==> sierra <==
## IOTDF
module IOTDF( clk, rst, in_en, iot_in, fn_sel, busy, valid, iot_out);
clock: 3.71 ns
lec_check: 0
abc_area: 0
cap_margin: 35
cell_pad_in_sites_detail_placement: 1
core_margin: 2
core_utilization: 25
gpl_routability_driven: 1
max_routing_layer: met5
min_routing_layer: met1
place_density_lb_addon: 0.09
slew_margin: 20
tns_end_percent: 15
run.sh (not shown) runs the stock make flow with config.mk's settings and CLKGATE_MAP_FILE=.
==> maple (differences from sierra) <==
==> flow/config.mk (replaced) <==
export PLATFORM = sky130hd
export DESIGN_NAME = IOTDF
export DESIGN_NICKNAME = IOTDF
export VERILOG_FILES = /design/flow/design.v
export SDC_FILE = /design/flow/constraint.sdc
export NUM_CORES = 4
export LEC_CHECK = 0
export CAP_MARGIN = 20
export CORE_MARGIN = 2
export CORE_UTILIZATION = 64
export SLEW_MARGIN = 20
==> flow/constraint.sdc (replaced) <==
create_clock -name core_clock -period 3.74 [get_ports {clk}]
set_input_delay 0.7480 -clock core_clock [delete_from_list [all_inputs] [get_ports {clk}]]
set_output_delay 0.7480 -clock core_clock [all_outputs]
set_load 0.01 [all_outputs]
==> ember (differences from sierra) <==
==> flow/config.mk (replaced) <==
export PLATFORM = sky130hd
export DESIGN_NAME = IOTDF
export DESIGN_NICKNAME = IOTDF
export VERILOG_FILES = /design/flow/design.v
export SDC_FILE = /design/flow/constraint.sdc
export NUM_CORES = 4
export LEC_CHECK = 0
export ABC_AREA = 1
export CAP_MARGIN = 20
export CORE_MARGIN = 2
export CORE_UTILIZATION = 68
export CTS_CLUSTER_DIAMETER = 359
export GPL_ROUTABILITY_DRIVEN = 1
export MAX_ROUTING_LAYER = met5
export MIN_ROUTING_LAYER = met1
export SETUP_SLACK_MARGIN = 0.08
export SLEW_MARGIN = 20
export TNS_END_PERCENT = 95
==> flow/constraint.sdc (replaced) <==
create_clock -name core_clock -period 2.62 [get_ports {clk}]
set_input_delay 0.5240 -clock core_clock [delete_from_list [all_inputs] [get_ports {clk}]]
set_output_delay 0.5240 -clock core_clock [all_outputs]
set_load 0.01 [all_outputs]
==> qor summary <==
|  | maple | ember | sierra |
|---|---|---|---|
| Netlist Area Pre-Place | 49400 sq um | 50900 sq um | 49400 sq um |
| Crit path largest cell delay | 0.67 ns | 0.53 ns | 0.65 ns |
| Ao+oa area frac | 0.217 | 0.167 | 0.217 |
| Post-Synthesis Mean Instance Area | 8.83 sq um | 7.27 sq um | 8.83 sq um |
| Synth top area share | 0.438 | 0.425 | 0.438 |
| Number of global-route vias before repair | 41500 | 49700 | 44500 |
| Multi-input gates | 4122 | 5178 | 4122 |
| Overall chip area | 79400 sq um | 77100 sq um | 201000 sq um |
| Non-clock inverter count in the final layout | 147 | 512 | 147 |
| Clock network fraction of design power | 0.306 | 0.225 | 0.324 |
| OpenROAD warning count | 113 | 111 | 101 |
| Logic cell area | 25400 sq um | 25800 sq um | 25400 sq um |
| Combinational share of power | 0.311 | 0.449 | 0.322 |
| Status | timing/DRC/antenna clean | timing/DRC/antenna clean | timing/DRC/antenna clean |
| Fin nets | 5801 | 7368 | 5976 |
| Cells on worst reg2reg path | 8 | 11 | 10 |
| Distinct cells, synth | 81 | 51 | 81 |
| Shortest period the worst path allows | 3.15 ns | 2.60 ns | 3.28 ns |
| Overall die width | 282 um | 278 um | 449 um |
| Wire length after detailed routing | 178000 um | 206000 um | 232000 um |
| Cells after DPL | 6542 | 8044 | 8305 |
| Total clock buffers created by CTS | 92 | 91 | 110 |


==> build 58 <==
Starting RTL as in the previous note.
clock: 5.0 ns
lec_check: 0
cap_margin: 5
cell_pad_in_sites_detail_placement: 2
core_margin: 2
core_utilization: 42
cts_cluster_diameter: 292
gpl_timing_driven: 0
hold_slack_margin: 0.09
place_density_lb_addon: 0.25
slew_margin: 20
tns_end_percent: 100
==> trial 95 (differences from build 58) <==
--- a/flow/config.mk
+++ b/flow/config.mk
@@ -7,5 +7,5 @@
 export LEC_CHECK = 0
 export CAP_MARGIN = 5
-export CELL_PAD_IN_SITES_DETAIL_PLACEMENT = 2
+export CELL_PAD_IN_SITES_DETAIL_PLACEMENT = 1
 export CORE_MARGIN = 2
 export CORE_UTILIZATION = 42
@@ -13,5 +13,6 @@
 export GPL_TIMING_DRIVEN = 0
 export HOLD_SLACK_MARGIN = 0.09
-export PLACE_DENSITY_LB_ADDON = 0.25
+export MAX_ROUTING_LAYER = met4
+export PLACE_DENSITY_LB_ADDON = 0.2
 export SLEW_MARGIN = 20
 export TNS_END_PERCENT = 100
==> trial 26 (differences from build 58) <==
==> flow/config.mk (replaced) <==
export PLATFORM = sky130hd
export DESIGN_NAME = IOTDF
export DESIGN_NICKNAME = IOTDF
export VERILOG_FILES = /design/flow/design.v
export SDC_FILE = /design/flow/constraint.sdc
export NUM_CORES = 4
export LEC_CHECK = 0
export CAP_MARGIN = 20
export CORE_MARGIN = 2
export CORE_UTILIZATION = 70
export CTS_CLUSTER_SIZE = 33
export MAX_ROUTING_LAYER = met4
export SLEW_MARGIN = 20
==> flow/constraint.sdc (replaced) <==
create_clock -name core_clock -period 2.74 [get_ports {clk}]
set_input_delay 0.5480 -clock core_clock [delete_from_list [all_inputs] [get_ports {clk}]]
set_output_delay 0.5480 -clock core_clock [all_outputs]
set_load 0.01 [all_outputs]
==> trial 7 (differences from build 58) <==
==> flow/config.mk (replaced) <==
export PLATFORM = sky130hd
export DESIGN_NAME = IOTDF
export DESIGN_NICKNAME = IOTDF
export VERILOG_FILES = /design/flow/design.v
export SDC_FILE = /design/flow/constraint.sdc
export NUM_CORES = 4
export LEC_CHECK = 0
export CAP_MARGIN = 20
export CORE_MARGIN = 2
export CORE_UTILIZATION = 65
export SLEW_MARGIN = 20
==> flow/constraint.sdc (replaced) <==
create_clock -name core_clock -period 3.93 [get_ports {clk}]
set_input_delay 0.7860 -clock core_clock [delete_from_list [all_inputs] [get_ports {clk}]]
set_output_delay 0.7860 -clock core_clock [all_outputs]
set_load 0.01 [all_outputs]
==> notes <==
Build 58 never finished: it broke off in global routing. Trial 95 went through all stages and came out clean. Trial 26 completed and failed the layout checks on negative setup slack. Trial 7 completed with no timing, DRC or antenna violations.
Clock skew, highest first: trial 95, trial 7, trial 26.
Synthesized cell count is the same in trial 26 and trial 95.
Against trial 7, the critical path depth of trial 26 is higher by 1.
Against trial 95, the utilization of trial 26 is higher by 35 points.
Final area: trial 26 > trial 95 > trial 7.
The highest via count belongs to trial 26, the lowest to trial 7.


==> inputs of violet <==
Starting RTL as in the previous note.
==> flow/config.mk <==
export PLATFORM = sky130hd
export DESIGN_NAME = IOTDF
export DESIGN_NICKNAME = IOTDF
export VERILOG_FILES = /design/flow/design.v
export SDC_FILE = /design/flow/constraint.sdc
export NUM_CORES = 4
export LEC_CHECK = 0
export CAP_MARGIN = 20
export CORE_MARGIN = 2
export CORE_UTILIZATION = 70
export CTS_CLUSTER_DIAMETER = 313
export CTS_CLUSTER_SIZE = 24
export SLEW_MARGIN = 20
==> flow/constraint.sdc <==
create_clock -name core_clock -period 2.57 [get_ports {clk}]
set_input_delay 0.5140 -clock core_clock [delete_from_list [all_inputs] [get_ports {clk}]]
set_output_delay 0.5140 -clock core_clock [all_outputs]
set_load 0.01 [all_outputs]
==> delta (differences from violet) <==
- CORE_UTILIZATION: 70 -> 72
- CTS_CLUSTER_DIAMETER: 313 -> 376
- CTS_CLUSTER_SIZE: 24 -> 25
- MAX_ROUTING_LAYER: unset -> met4
- SETUP_SLACK_MARGIN: unset -> -0.39
==> flow/constraint.sdc (replaced) <==
create_clock -name core_clock -period 3.93 [get_ports {clk}]
set_input_delay 0.7860 -clock core_clock [delete_from_list [all_inputs] [get_ports {clk}]]
set_output_delay 0.7860 -clock core_clock [all_outputs]
set_load 0.01 [all_outputs]
==> impl_metrics.py <==
# Physical implementation metrics
metrics = {
    "final_timing": {
        "timing.final.ws_setup_ns": -0.0536,
        "report.final.setup_viol": 3,
    },
    "status": {
        "status": "failed layout checks",
        "failed_checks": "setup timing",
    },
    "finish": {
        "seqAreaFraction": 0.371,
        "sequential_cell_area_sq_um": 21800,
        "signal_buffers": 880,
    },
    "critical_path": {
        "timing.rr.start": "des_inst.round_cnt[1]$_DFFE_PP0P_",
        "crit_chain": "ha_2 > buf_4 > nor2b_1 > a311oi_4 > buf_6 > buf_12 > clkbuf_16 > nor2b_1 > a211oi_1 > a311oi_1 > a21oi_1 > o21ai_0",
    },
    "min_path": {
        "hold_class": "in -> async",
    },
    "routing": {
        "insertedDiodeCount": 10,
    },
    "grt": {
        "globalRouteMet3Util": 0.157,
    },
    "place": {
        "hpwl_um": 138000,
    },
}
That was violet.
==> impl_metrics.py <==
# Physical implementation metrics
metrics = {
    "finish": {
        "signal_buffers": 362,
        "seqAreaFraction": 0.408,
    },
    "final_timing": {
        "timing.final.ws_setup_ns": -0.220,
        "report.final.setup_viol": 16,
    },
    "grt": {
        "globalRouteMet3Util": 0.178,
    },
    "status": {
        "failed_checks": "setup timing",
        "status": "failed layout checks",
    },
    "place": {
        "hpwl_um": 129000,
    },
    "routing": {
        "insertedDiodeCount": 18,
    },
}
That was delta.


==> job 8330 <==
Starting RTL as in the previous note.
Design IOTDF, start of the top module:
module IOTDF( clk, rst, in_en, iot_in, fn_sel, busy, valid, iot_out);
Settings: LEC_CHECK=0, ABC_AREA=1, CAP_MARGIN=20, CORE_MARGIN=2, CORE_UTILIZATION=58, GPL_ROUTABILITY_DRIVEN=0, MAX_ROUTING_LAYER=met5, MIN_ROUTING_LAYER=met1, PLACE_DENSITY_LB_ADDON=0.21, SETUP_SLACK_MARGIN=0.08, SLEW_MARGIN=20, TNS_END_PERCENT=20; clock period 3.43 ns.
==> inputs of job 219, as changes to job 8330 <==
ABC_AREA = default   (was 1)
CORE_UTILIZATION = 70   (was 58)
CTS_CLUSTER_SIZE = 25   (was default)
GPL_ROUTABILITY_DRIVEN = default   (was 0)
MAX_ROUTING_LAYER = met4   (was met5)
MIN_ROUTING_LAYER = default   (was met1)
PLACE_DENSITY_LB_ADDON = default   (was 0.21)
SETUP_SLACK_MARGIN = default   (was 0.08)
TNS_END_PERCENT = default   (was 20)
==> flow/constraint.sdc (replaced) <==
create_clock -name core_clock -period 3.93 [get_ports {clk}]
set_input_delay 0.7860 -clock core_clock [delete_from_list [all_inputs] [get_ports {clk}]]
set_output_delay 0.7860 -clock core_clock [all_outputs]
set_load 0.01 [all_outputs]
==> flow_metrics.py <==
# Synthesis and PnR figures
metrics = {
    "worst_setup_path": {
        "crit_fanout": 16,
        "cp_top_family": "simple AND/OR/NAND/NOR gates",
    },
    "final_timing": {
        "fin_worst_skew_ps": 44.6,
    },
    "route": {
        "avgRoutedWirePerCell_um": 24.2,
    },
    "floorplan": {
        "die_h_um": 300,
    },
    "run_status": {
        "status": "finished clean",
    },
    "finish": {
        "fin_nets": 7178,
        "seq_share_pct": 38.1,
    },
    "yosys": {
        "yosys_area_um2": 50900,
    },
}
That was job 8330.
==> flow_metrics.py <==
# Synthesis and PnR figures
metrics = {
    "yosys": {
        "yosys_area_um2": 49400,
    },
    "floorplan": {
        "die_h_um": 270,
    },
    "finish": {
        "fin_nets": 5794,
        "seq_share_pct": 39.2,
    },
    "worst_setup_path": {
        "cp_top_family": "buffers and inverters",
        "crit_fanout": 75,
    },
    "route": {
        "avgRoutedWirePerCell_um": 27.2,
    },
    "run_status": {
        "status": "finished clean",
    },
    "final_timing": {
        "fin_worst_skew_ps": 25.9,
    },
}
That was job 219.


==> branch garnet: inputs <==
IOTDF again, from the RTL that the note above started with.
==> flow/config.mk <==
export PLATFORM = sky130hd
export DESIGN_NAME = IOTDF
export DESIGN_NICKNAME = IOTDF
export VERILOG_FILES = /design/flow/design.v
export SDC_FILE = /design/flow/constraint.sdc
export NUM_CORES = 4
export LEC_CHECK = 0
export ABC_AREA = 1
export CAP_MARGIN = 20
export CORE_MARGIN = 2
export CORE_UTILIZATION = 58
export GPL_ROUTABILITY_DRIVEN = 1
export MAX_ROUTING_LAYER = met5
export MIN_ROUTING_LAYER = met1
export SETUP_SLACK_MARGIN = 0.08
export SLEW_MARGIN = 20
export TNS_END_PERCENT = 20
==> flow/constraint.sdc <==
create_clock -name core_clock -period 2.08 [get_ports {clk}]
set_input_delay 0.4160 -clock core_clock [delete_from_list [all_inputs] [get_ports {clk}]]
set_output_delay 0.4160 -clock core_clock [all_outputs]
set_load 0.01 [all_outputs]
==> branch yarrow: changes against branch garnet <==
==> flow/config.mk (replaced) <==
export PLATFORM = sky130hd
export DESIGN_NAME = IOTDF
export DESIGN_NICKNAME = IOTDF
export VERILOG_FILES = /design/flow/design.v
export SDC_FILE = /design/flow/constraint.sdc
export NUM_CORES = 4
export LEC_CHECK = 0
export CAP_MARGIN = 20
export CORE_MARGIN = 2
export CORE_UTILIZATION = 58
export SLEW_MARGIN = 20
==> flow/constraint.sdc (replaced) <==
create_clock -name core_clock -period 2.57 [get_ports {clk}]
set_input_delay 0.5140 -clock core_clock [delete_from_list [all_inputs] [get_ports {clk}]]
set_output_delay 0.5140 -clock core_clock [all_outputs]
set_load 0.01 [all_outputs]
==> results.py <==
# Metrics from the implementation run
metrics = {
    "detailed_routing": {
        "drt-wirelength-per-cell_um": 25.77,
    },
    "yosys": {
        "top_area_share_pct": 42.51,
        "fp_nets": 7194,
    },
    "run_status": {
        "status": "complete, but fails checks",
        "so.violations": "setup timing",
    },
    "finish": {
        "fillers": 5983,
        "clock_buffers": 144,
        "finalNetCount": 7913,
    },
    "final_timing": {
        "finalSetupViolCount": 411,
        "hold_ws_ns": 0.3384,
        "tightest_slew_ns": 0.8127,
        "fin_ws_ns": -0.3394,
    },
    "hold_path": {
        "hold_end": "crc_sort_inst.crc_inst.state[0]",
    },
    "setup_path": {
        "crit_path_frequent_cell": "nand2_1",
    },
    "grt": {
        "grt_pass1_vias": 50765,
    },
    "placement": {
        "pre_cts_ws_ns": -0.6336,
    },
}
the above is filed under branch garnet

==> results.py <==
# Metrics from the implementation run
metrics = {
    "run_status": {
        "status": "complete, but fails checks",
        "so.violations": "setup timing",
    },
    "final_timing": {
        "tightest_slew_ns": 0.7604,
        "hold_ws_ns": 0.3193,
        "fin_ws_ns": -0.1103,
        "finalSetupViolCount": 3,
    },
    "finish": {
        "final_core_util_pct": 71.72,
        "fillers": 6675,
        "finalNetCount": 6311,
    },
    "placement": {
        "pre_cts_ws_ns": -0.5275,
    },
    "yosys": {
        "top_area_share_pct": 43.82,
        "fp_nets": 5788,
    },
    "detailed_routing": {
        "top_layer": "met5",
        "drc": 0,
    },
    "setup_path": {
        "crit_path_frequent_cell": "buf_4",
    },
}
the above is filed under branch yarrow



==> try-nickel <==
IOTDF again, from the RTL that the note above started with.
clock: 3.43 ns
lec_check: 0
abc_area: 0
cap_margin: 20
core_margin: 2
core_utilization: 67
gpl_routability_driven: 1
max_routing_layer: met5
min_routing_layer: met1
place_density_lb_addon: 0.21
setup_slack_margin: 0.08
slew_margin: 20
tns_end_percent: 20
==> try-onyx (differences from try-nickel) <==
ABC_AREA = unset   (was 0)
CORE_UTILIZATION = 40   (was 67)
GPL_ROUTABILITY_DRIVEN = unset   (was 1)
MAX_ROUTING_LAYER = unset   (was met5)
MIN_ROUTING_LAYER = unset   (was met1)
PLACE_DENSITY_LB_ADDON = unset   (was 0.21)
SETUP_SLACK_MARGIN = unset   (was 0.08)
TNS_END_PERCENT = unset   (was 20)
==> flow/constraint.sdc (replaced) <==
create_clock -name core_clock -period 3.74 [get_ports {clk}]
set_input_delay 0.7480 -clock core_clock [delete_from_list [all_inputs] [get_ports {clk}]]
set_output_delay 0.7480 -clock core_clock [all_outputs]
set_load 0.01 [all_outputs]
==> try-zinc (differences from try-nickel) <==
ABC_AREA = 1   (was 0)
CAP_MARGIN = 5   (was 20)
CORE_UTILIZATION = 68   (was 67)
CTS_CLUSTER_DIAMETER = 359   (was unset)
MAX_ROUTING_LAYER = met4   (was met5)
PLACE_DENSITY_LB_ADDON = unset   (was 0.21)
TNS_END_PERCENT = 95   (was 20)
==> flow/constraint.sdc (replaced) <==
create_clock -name core_clock -period 2.27 [get_ports {clk}]
set_input_delay 0.4540 -clock core_clock [delete_from_list [all_inputs] [get_ports {clk}]]
set_output_delay 0.4540 -clock core_clock [all_outputs]
set_load 0.01 [all_outputs]
==> try-juniper (differences from try-nickel) <==
ABC_AREA = 1   (was 0)
CORE_UTILIZATION = 72   (was 67)
GPL_ROUTABILITY_DRIVEN = unset   (was 1)
MAX_ROUTING_LAYER = unset   (was met5)
MIN_ROUTING_LAYER = unset   (was met1)
PLACE_DENSITY_LB_ADDON = 0.02   (was 0.21)
SETUP_SLACK_MARGIN = unset   (was 0.08)
TNS_END_PERCENT = unset   (was 20)
==> flow/constraint.sdc (replaced) <==
create_clock -name core_clock -period 3.93 [get_ports {clk}]
set_input_delay 0.7860 -clock core_clock [delete_from_list [all_inputs] [get_ports {clk}]]
set_output_delay 0.7860 -clock core_clock [all_outputs]
set_load 0.01 [all_outputs]
==> summary of the runs <==
- try-nickel finished with timing, DRC and antenna clean. try-onyx passed the timing, design-rule and antenna checks. try-juniper ran to the end with no violations. try-zinc failed in global routing.
- Between try-nickel and try-onyx, the lower wire length is in try-nickel (gap 4.3%, measured against try-onyx).
- Sequential power, lowest first: try-onyx, try-juniper, try-nickel.
- Clock power: try-juniper < try-onyx < try-nickel.
- Of try-juniper and try-onyx, try-juniper has the higher synthesized cell count (gap about 25%, measured against try-onyx).
- Register-to-register slack: try-juniper > try-onyx > try-nickel.
- Between try-onyx and try-juniper, the lower combinational power is in try-onyx (gap about 38%, measured against try-juniper).
- In flip-flop count, try-onyx and try-nickel do not differ.
- Cell count: try-nickel < try-onyx < try-juniper.
==> figures <==
metric                                                                         try-onyx                  try-nickel        try-zinc                 try-juniper
Slew @ Worst Pin                                                                1.21 ns                     1.18 ns               -                     1.28 ns
Status                                                                   finished clean              finished clean  did not finish              finished clean
Last stage reached                                                                    -                           -  global routing                           -
Post-DP HPWL                                                                  138000 µm                   128000 µm       154000 µm                   139000 µm
Overall power consumption                                                       31.8 mW                     35.0 mW               -                     38.5 mW
Placement-stage cell area                                                     53500 µm²                   52900 µm²       57900 µm²                   53200 µm²
Sort of element at the start of the critical path                                  flop                        flop               -                   input pin
Accumulated negative setup slack                                                   0 ns                        0 ns               -                        0 ns
Later-pin clock latency in the skew report                                      0.70 ns                     0.70 ns               -                     0.70 ns
Number of multi-input combinational cells in the layout                            4122                        4122               -                        5178
Worst-case setup slack after placement                                         0.377 ns                    0.207 ns       -0.451 ns                   0.0890 ns
Number of distinct library cells after synthesis                                     81                          81              51                          51
Mux cell area share                                                              0.0795                      0.0795         0.00209                     0.00209
Number of logged tool warnings                                                      113                         104               -                         113
Sequential area share after synthesis                                             0.440                       0.440           0.427                       0.427
Count of antenna-violating nets left after detailed routing                           0                           0               -                           0
Wire length reported by the detailed router                                   187000 µm                   179000 µm               -                   200000 µm
Sequential group share of total power                                             0.386                       0.384               -                       0.336
Min-Delay Startpoint                                         result_reg[32]$_DFFE_PP0P_  result_reg[21]$_DFFE_PP0P_               -  data_buf1[110]$_DFFE_PP0P_
Power figures rest on the tool's default switching activity, not on a simulated workload.
